==> inputs of garnet <==
==> flow/design.v <==
module	DFF(
	clk,
	rstn,
	D,
	Q
);
parameter	datawidth=14;
input	wire	clk;
input	wire	rstn;
input	wire[datawidth-1:0]	D;
output	reg[datawidth-1:0]	Q;
always@(posedge clk or negedge rstn)
begin
	if(~rstn)	Q<='d0;
	else	Q<=D;
end
endmodule
module posedge_detection (
   input  clk,
   input  rstn,
   input  in,
   output out
);
reg r_data_in0;
reg r_data_in1;
assign out = ~r_data_in0 & r_data_in1;
always@(posedge clk or negedge rstn)
begin
	if (!rstn)
	begin
		r_data_in0 <= 0;
		r_data_in1 <= 0;
	end
	else
	begin
		r_data_in0 <= r_data_in1;
		r_data_in1 <= in;
	end
end
endmodule
module shift_9 #(parameter data_width = 14)(
    input [data_width-1:0] din,
	input rstn,clk,
	output wire [data_width-1:0] dout
	);
	reg [data_width-1:0] t0,t1,t2,t3,t4,t5,t6;
	reg [data_width-1:0] t7,t8;
	always@(posedge clk or negedge rstn)
	begin
	  if(~rstn) begin
	    t0 <= 0; t1 <= 0; t2 <= 0; t3 <= 0; t4 <= 0;
	    t5 <= 0; t6 <= 0; t7 <= 0; t8 <= 0;end
	  else begin
	    t0 <= din;
	    t1 <= t0; t2 <= t1; t3 <= t2; t4 <= t3;
	    t5 <= t4; t6 <= t5; t7 <= t6; t8 <= t7;
	  end
	end
	assign dout = t8;
endmodule
module mod_add(
	in1,
	in2,
	_p,
	out
);
input	wire	[14-1:0]	in1;
input	wire	[14-1:0]	in2;
input	wire	[14-1:0]	_p;
output	wire	[14-1:0]	out;
wire	[14:0]	s1;
assign 	s1={1'b0,in1}+{1'b0,in2};
wire	[14:0]	s2;
assign	s2=s1+{1'b0,_p};
assign	out=s2[14]?s2[0+:14]:s1[0+:14];
endmodule
module mod_sub(
	in1,
	in2,
	p,
	out
);
input	wire	[14-1:0]	in1;
input	wire	[14-1:0]	in2;
input	wire	[14-1:0]	p;
output	wire	[14-1:0]	out;
wire	[14:0]	s1;
assign	s1={1'b0,in1}-{1'b0,in2};
wire	[14:0]	s2;
assign	s2={1'b0,p}+s1;
assign	out=s1[14]?s2[0+:14]:s1[0+:14];
endmodule
module old_km(
	input	clk,
	input	rstn,
	input	[14-1:0]in1,
	input	[14-1:0]in2,
	output	[14-1:0]out_L,
	output	[14-1:0]out_H
);
wire	[14/2-1:0]	in1_H;
wire	[14/2-1:0]	in1_L;
assign	in1_H = in1[14/2+:14/2];
assign	in1_L = in1[0+:14/2];
wire	[14/2-1:0]	in2_H;
wire	[14/2-1:0]	in2_L;
assign	in2_H = in2[14/2+:14/2];
assign	in2_L = in2[0+:14/2];
wire	[14-1:0]	p0_D;	 
wire	[14-1:0]	p1_D;	 
wire	[14-1:0]	p0_Q;	 
wire	[14-1:0]	p1_Q;	 
assign	p0_D=in1_L*in2_L;
assign	p1_D=in1_H*in2_H;
DFF #(.datawidth(14)) dff_p0(.clk(clk), .rstn(rstn), .D(p0_D), .Q(p0_Q));
DFF #(.datawidth(14)) dff_p1(.clk(clk), .rstn(rstn), .D(p1_D), .Q(p1_Q));
wire	[2*14-1:0]	p01_D;	 
wire	[2*14-1:0]	p01_Q;	 
assign	p01_D=(in1_L+in1_H)*(in2_L+in2_H);
DFF #(.datawidth(2*14)) dff_p01(.clk(clk), .rstn(rstn), .D(p01_D), .Q(p01_Q));
wire	[2*14-1:0]	s1_D;	 
wire	[2*14-1:0]	s2_D;	 
wire	[2*14-1:0]	s1_Q;	 
wire	[2*14-1:0]	s2_Q;	 
wire	[2*14-1:0]	out;
assign	s1_D={p1_Q,p0_Q};
assign	s2_D=(p01_Q+(~p1_Q+1'b1)+(~p0_Q+1'b1))<<(14/2);
DFF #(.datawidth(2*14)) dff_s1(.clk(clk), .rstn(rstn), .D(s1_D), .Q(s1_Q));
DFF #(.datawidth(2*14)) dff_s2(.clk(clk), .rstn(rstn), .D(s2_D), .Q(s2_Q));
assign	out=s1_Q+s2_Q;
assign	out_L=out[0+:14];
assign	out_H=out[14+:14];
endmodule
module km_mm(
	input	clk,
	input	rstn,
	input	[14-1:0]in1,
	input	[14-1:0]in2,
	input	[14-1:0]mu,
	input	[14-1:0]p,
	input	[14-1:0]_p,
	output	[14-1:0]out
);
wire	[14-1:0]	mu_Q;
wire	[14-1:0]	mu_QQ;
DFF #(.datawidth(14)) dff_mu1(.clk(clk), .rstn(rstn), .D(mu), .Q(mu_Q));
DFF #(.datawidth(14)) dff_mu2(.clk(clk), .rstn(rstn), .D(mu_Q), .Q(mu_QQ));
wire	[14-1:0]	p_Q;
wire	[14-1:0]	p_QQ;
wire	[14-1:0]	p_QQQ;
wire	[14-1:0]	p_QQQQ;
DFF #(.datawidth(14)) dff_p1(.clk(clk), .rstn(rstn), .D(p), .Q(p_Q));
DFF #(.datawidth(14)) dff_p2(.clk(clk), .rstn(rstn), .D(p_Q), .Q(p_QQ));
DFF #(.datawidth(14)) dff_p3(.clk(clk), .rstn(rstn), .D(p_QQ), .Q(p_QQQ));
DFF #(.datawidth(14)) dff_p4(.clk(clk), .rstn(rstn), .D(p_QQQ), .Q(p_QQQQ));
wire	[14-1:0]	_p_Q;
wire	[14-1:0]	_p_QQ;
wire	[14-1:0]	_p_QQQ;
wire	[14-1:0]	_p_QQQQ;
wire	[14-1:0]	_p_QQQQQ;
wire	[14-1:0]	_p_QQQQQQ;
DFF #(.datawidth(14)) dff__p1(.clk(clk), .rstn(rstn), .D(_p), .Q(_p_Q));
DFF #(.datawidth(14)) dff__p2(.clk(clk), .rstn(rstn), .D(_p_Q), .Q(_p_QQ));
DFF #(.datawidth(14)) dff__p3(.clk(clk), .rstn(rstn), .D(_p_QQ), .Q(_p_QQQ));
DFF #(.datawidth(14)) dff__p4(.clk(clk), .rstn(rstn), .D(_p_QQQ), .Q(_p_QQQQ));
DFF #(.datawidth(14)) dff__p5(.clk(clk), .rstn(rstn), .D(_p_QQQQ), .Q(_p_QQQQQ));
DFF #(.datawidth(14)) dff__p6(.clk(clk), .rstn(rstn), .D(_p_QQQQQ), .Q(_p_QQQQQQ));
wire	[14-1:0]	T_L;
wire	[14-1:0]	T_H_D;
wire	[14-1:0]	T_H_Q;
wire	[14-1:0]	T_H_QQ;
wire	[14-1:0]	T_H_QQQ;
wire	[14-1:0]	T_H_QQQQ;
DFF #(.datawidth(14)) dff_T_H1(.clk(clk), .rstn(rstn), .D(T_H_D), .Q(T_H_Q));
DFF #(.datawidth(14)) dff_T_H2(.clk(clk), .rstn(rstn), .D(T_H_Q), .Q(T_H_QQ));
DFF #(.datawidth(14)) dff_T_H3(.clk(clk), .rstn(rstn), .D(T_H_QQ), .Q(T_H_QQQ));
DFF #(.datawidth(14)) dff_T_H4(.clk(clk), .rstn(rstn), .D(T_H_QQQ), .Q(T_H_QQQQ));
wire	[14-1:0]	c;
wire	[14-1:0]	tmp;
wire	carry_D;
wire	carry_Q;
wire	carry_QQ;
wire	carry_QQQ;
wire	carry_QQQQ;
assign	carry_D=(|T_L);
DFF #(.datawidth(14)) dff_carry1(.clk(clk), .rstn(rstn), .D(carry_D), .Q(carry_Q));
DFF #(.datawidth(14)) dff_carry2(.clk(clk), .rstn(rstn), .D(carry_Q), .Q(carry_QQ));
DFF #(.datawidth(14)) dff_carry3(.clk(clk), .rstn(rstn), .D(carry_QQ), .Q(carry_QQQ));DFF #(.datawidth(14)) dff_carry4(.clk(clk), .rstn(rstn), .D(carry_QQQ), .Q(carry_QQQQ));
old_km old_km1(
	.clk(clk),
	.rstn(rstn),
	.in1(in1),
	.in2(in2),
	.out_L(T_L),
	.out_H(T_H_D)
);
old_km old_km2(
	.clk(clk),
	.rstn(rstn),
	.in1(T_L),
	.in2(mu_QQ),
	.out_L(c),
	.out_H()
);
old_km old_km3(
	.clk(clk),
	.rstn(rstn),
	.in1(c),
	.in2(p_QQQQ),
	.out_L(),
	.out_H(tmp)
);
mod_add ma(
	.in1(T_H_QQQQ+carry_QQQQ),
	.in2(tmp),
	._p(_p_QQQQQQ),
	.out(out)
);
endmodule
module bfu_v1(	
    input	clk,
	input	rstn,
	input	[14-1:0]in1,
	input	[14-1:0]in2,
	input	[14-1:0]gamma,	 
	input	op,
	input	[14-1:0]p,
	input	[14-1:0]_p,
	input	[14-1:0]mu,		 
	output	[14-1:0]out1,
	output	[14-1:0]out2
);
wire    [14-1:0]mux_mm1_in1_D;
wire    [14-1:0]mux_mm1_in1_Q;
wire    [14-1:0]mm1_out_D;
wire    [14-1:0]mm1_out_Q;
wire    [14-1:0]ms1_out;
assign  mux_mm1_in1_D = op?ms1_out:in2;
DFF #(.datawidth(14)) dff_muxmm1in1_1(.clk(clk), .rstn(rstn), .D(mux_mm1_in1_D), .Q(mux_mm1_in1_Q));
wire    [14-1:0]gamma_Q;
DFF #(.datawidth(14)) dff_gamma_1(.clk(clk), .rstn(rstn), .D(gamma), .Q(gamma_Q));
km_mm	mm1(.clk(clk), .rstn(rstn), .in1(mux_mm1_in1_Q), .in2(gamma_Q), .mu(mu), .p(p), ._p(_p), .out(mm1_out_D));
DFF #(.datawidth(14)) dff_mm1out_1(.clk(clk), .rstn(rstn), .D(mm1_out_D), .Q(mm1_out_Q));
wire    [14-1:0]in1_Q;
wire    [14-1:0]in1_QQ;
wire    [14-1:0]in1_QQQ;
wire    [14-1:0]in1_QQQQ;
wire    [14-1:0]in1_QQQQQ;
wire    [14-1:0]in1_QQQQQQ;
wire    [14-1:0]in1_QQQQQQQ;
wire    [14-1:0]in1_QQQQQQQQ;
DFF #(.datawidth(14)) dff_in1_1(.clk(clk), .rstn(rstn), .D(in1),            .Q(in1_Q));
DFF #(.datawidth(14)) dff_in1_2(.clk(clk), .rstn(rstn), .D(in1_Q),          .Q(in1_QQ));
DFF #(.datawidth(14)) dff_in1_3(.clk(clk), .rstn(rstn), .D(in1_QQ),         .Q(in1_QQQ));
DFF #(.datawidth(14)) dff_in1_4(.clk(clk), .rstn(rstn), .D(in1_QQQ),        .Q(in1_QQQQ));
DFF #(.datawidth(14)) dff_in1_5(.clk(clk), .rstn(rstn), .D(in1_QQQQ),       .Q(in1_QQQQQ));
DFF #(.datawidth(14)) dff_in1_6(.clk(clk), .rstn(rstn), .D(in1_QQQQQ),      .Q(in1_QQQQQQ));
DFF #(.datawidth(14)) dff_in1_7(.clk(clk), .rstn(rstn), .D(in1_QQQQQQ),     .Q(in1_QQQQQQQ));
DFF #(.datawidth(14)) dff_in1_8(.clk(clk), .rstn(rstn), .D(in1_QQQQQQQ),    .Q(in1_QQQQQQQQ));
wire    [14-1:0]in2_Q;
wire    [14-1:0]in2_QQ;
wire    [14-1:0]in2_QQQ;
wire    [14-1:0]in2_QQQQ;
wire    [14-1:0]in2_QQQQQ;
wire    [14-1:0]in2_QQQQQQ;
wire    [14-1:0]in2_QQQQQQQ;
wire    [14-1:0]in2_QQQQQQQQ;
DFF #(.datawidth(14)) dff_in2_1(.clk(clk), .rstn(rstn), .D(in2),            .Q(in2_Q));
DFF #(.datawidth(14)) dff_in2_2(.clk(clk), .rstn(rstn), .D(in2_Q),          .Q(in2_QQ));
DFF #(.datawidth(14)) dff_in2_3(.clk(clk), .rstn(rstn), .D(in2_QQ),         .Q(in2_QQQ));
DFF #(.datawidth(14)) dff_in2_4(.clk(clk), .rstn(rstn), .D(in2_QQQ),        .Q(in2_QQQQ));
DFF #(.datawidth(14)) dff_in2_5(.clk(clk), .rstn(rstn), .D(in2_QQQQ),       .Q(in2_QQQQQ));
DFF #(.datawidth(14)) dff_in2_6(.clk(clk), .rstn(rstn), .D(in2_QQQQQ),      .Q(in2_QQQQQQ));
DFF #(.datawidth(14)) dff_in2_7(.clk(clk), .rstn(rstn), .D(in2_QQQQQQ),     .Q(in2_QQQQQQQ));
DFF #(.datawidth(14)) dff_in2_8(.clk(clk), .rstn(rstn), .D(in2_QQQQQQQ),    .Q(in2_QQQQQQQQ));
wire    [14-1:0]mux_ma1_in2;
wire    [14-1:0]ma1_out;
assign  mux_ma1_in2 = op?in2_QQQQQQQQ:mm1_out_Q;
mod_add ma1(.in1(in1_QQQQQQQQ), .in2(mux_ma1_in2), ._p(_p), .out(ma1_out));
wire    [14-1:0]mux_ms1_in1;
wire    [14-1:0]mux_ms1_in2;
assign  mux_ms1_in1 = op?in2:in1_QQQQQQQQ;
assign  mux_ms1_in2 = op?in1:mm1_out_Q;
mod_sub ms1(.in1(mux_ms1_in1), .in2(mux_ms1_in2), .p(p), .out(ms1_out));
assign  out1 = ma1_out;
assign  out2 = op?mm1_out_Q:ms1_out;
endmodule
module ntt_bfu
(
    input                   clk,
    input                   rstn,
    input  [14-1:0] in1,
    input  [14-1:0] in2,
    input  [14-1:0] gamma,
    input                   op,
    output [14-1:0] out1,
    output [14-1:0] out2
);
bfu_v1 bfu1(.clk(clk), .rstn(rstn), .in1(in1), .in2(in2),
            .gamma(gamma), .op(op), .p('d12289), ._p('d1073729535), .mu('d922759167),
            .out1(out1), .out2(out2));
endmodule
==> flow/run.sh <==
#!/bin/bash
# the make line also repeats each setting of config.mk as NAME=value (left out here)
make -C /OpenROAD-flow-scripts/flow DESIGN_CONFIG=/design/flow/config.mk WORK_HOME=/design/flow/orfs CLKGATE_MAP_FILE= finish
==> flow/config.mk <==
export PLATFORM = sky130hd
export DESIGN_NAME = ntt_bfu
export DESIGN_NICKNAME = ntt_bfu
export VERILOG_FILES = /design/flow/design.v
export SDC_FILE = /design/flow/constraint.sdc
export NUM_CORES = 4
export LEC_CHECK = 0
export ABC_AREA = 1
export CAP_MARGIN = 5
export CELL_PAD_IN_SITES_DETAIL_PLACEMENT = 0
export CORE_MARGIN = 2
export CORE_UTILIZATION = 72
export CTS_CLUSTER_DIAMETER = 167
export GPL_TIMING_DRIVEN = 1
export HOLD_SLACK_MARGIN = -0.05
export MAX_ROUTING_LAYER = met4
export PLACE_DENSITY = 0.41
export SETUP_SLACK_MARGIN = 1.39
export SLEW_MARGIN = 20
export TNS_END_PERCENT = 75
==> flow/constraint.sdc <==
create_clock -name core_clock -period 4.75 [get_ports {clk}]
set_input_delay 0.9500 -clock core_clock [delete_from_list [all_inputs] [get_ports {clk}]]
set_output_delay 0.9500 -clock core_clock [all_outputs]
set_load 0.01 [all_outputs]
==> inputs of raven, as changes to garnet <==
==> flow/config.mk (replaced) <==
export PLATFORM = sky130hd
export DESIGN_NAME = ntt_bfu
export DESIGN_NICKNAME = ntt_bfu
export VERILOG_FILES = /design/flow/design.v
export SDC_FILE = /design/flow/constraint.sdc
export NUM_CORES = 4
export LEC_CHECK = 0
export ABC_AREA = 1
export CAP_MARGIN = 20
export CORE_MARGIN = 2
export CORE_UTILIZATION = 72
export CTS_CLUSTER_SIZE = 31
export PLACE_DENSITY = 0.78
export SETUP_SLACK_MARGIN = 1.06
export SLEW_MARGIN = 20
==> flow/constraint.sdc (replaced) <==
create_clock -name core_clock -period 3.56 [get_ports {clk}]
set_input_delay 0.7120 -clock core_clock [delete_from_list [all_inputs] [get_ports {clk}]]
set_output_delay 0.7120 -clock core_clock [all_outputs]
set_load 0.01 [all_outputs]
==> inputs of zinc, as changes to garnet <==
==> flow/config.mk (replaced) <==
export PLATFORM = sky130hd
export DESIGN_NAME = ntt_bfu
export DESIGN_NICKNAME = ntt_bfu
export VERILOG_FILES = /design/flow/design.v
export SDC_FILE = /design/flow/constraint.sdc
export NUM_CORES = 4
export LEC_CHECK = 0
export CAP_MARGIN = 20
export CORE_MARGIN = 2
export CORE_UTILIZATION = 72
export CTS_CLUSTER_DIAMETER = 125
export HOLD_SLACK_MARGIN = -0.09
export PLACE_DENSITY = 0.6
export SLEW_MARGIN = 20
==> flow/constraint.sdc (replaced) <==
create_clock -name core_clock -period 5.59 [get_ports {clk}]
set_input_delay 1.1180 -clock core_clock [delete_from_list [all_inputs] [get_ports {clk}]]
set_output_delay 1.1180 -clock core_clock [all_outputs]
set_load 0.01 [all_outputs]
==> results <==
Total standard cell area after synthesis: garnet 31400 µm²; zinc 30300 µm²; raven 31400 µm²
Y dimension of the die: garnet 213 µm; zinc 209 µm; raven 213 µm
Post-synth top area share: garnet 42.1%; zinc 43.5%; raven 42.1%
Run status: garnet did not finish; zinc complete, but fails checks; raven did not finish
Failing step: garnet global routing; zinc -; raven clock tree synthesis
Layout check failures: garnet -; zinc negative setup slack; raven -
Area enclosed by the die boundary: garnet 45300 µm²; zinc 43800 µm²; raven 45300 µm²
Post-CTS setup-driven buffer insertion count: garnet 118; zinc 47; raven -
Mux frac, synth: garnet 0.0319%; zinc 2.31%; raven 0.0319%
Die Wd: garnet 213 µm; zinc 209 µm; raven 213 µm
Adder Share, Synth: garnet 24.6%; zinc 25.5%; raven 24.6%
Placement Setup Slack: garnet -0.516 ns; zinc -0.878 ns; raven -1.71 ns
Number of cell rows: garnet 76; zinc 75; raven 76
Number of different library cells in the post-synthesis netlist: garnet 49; zinc 66; raven 49
Post-Syn Area per Cell: garnet 9.57 µm²; zinc 11.3 µm²; raven 9.57 µm²
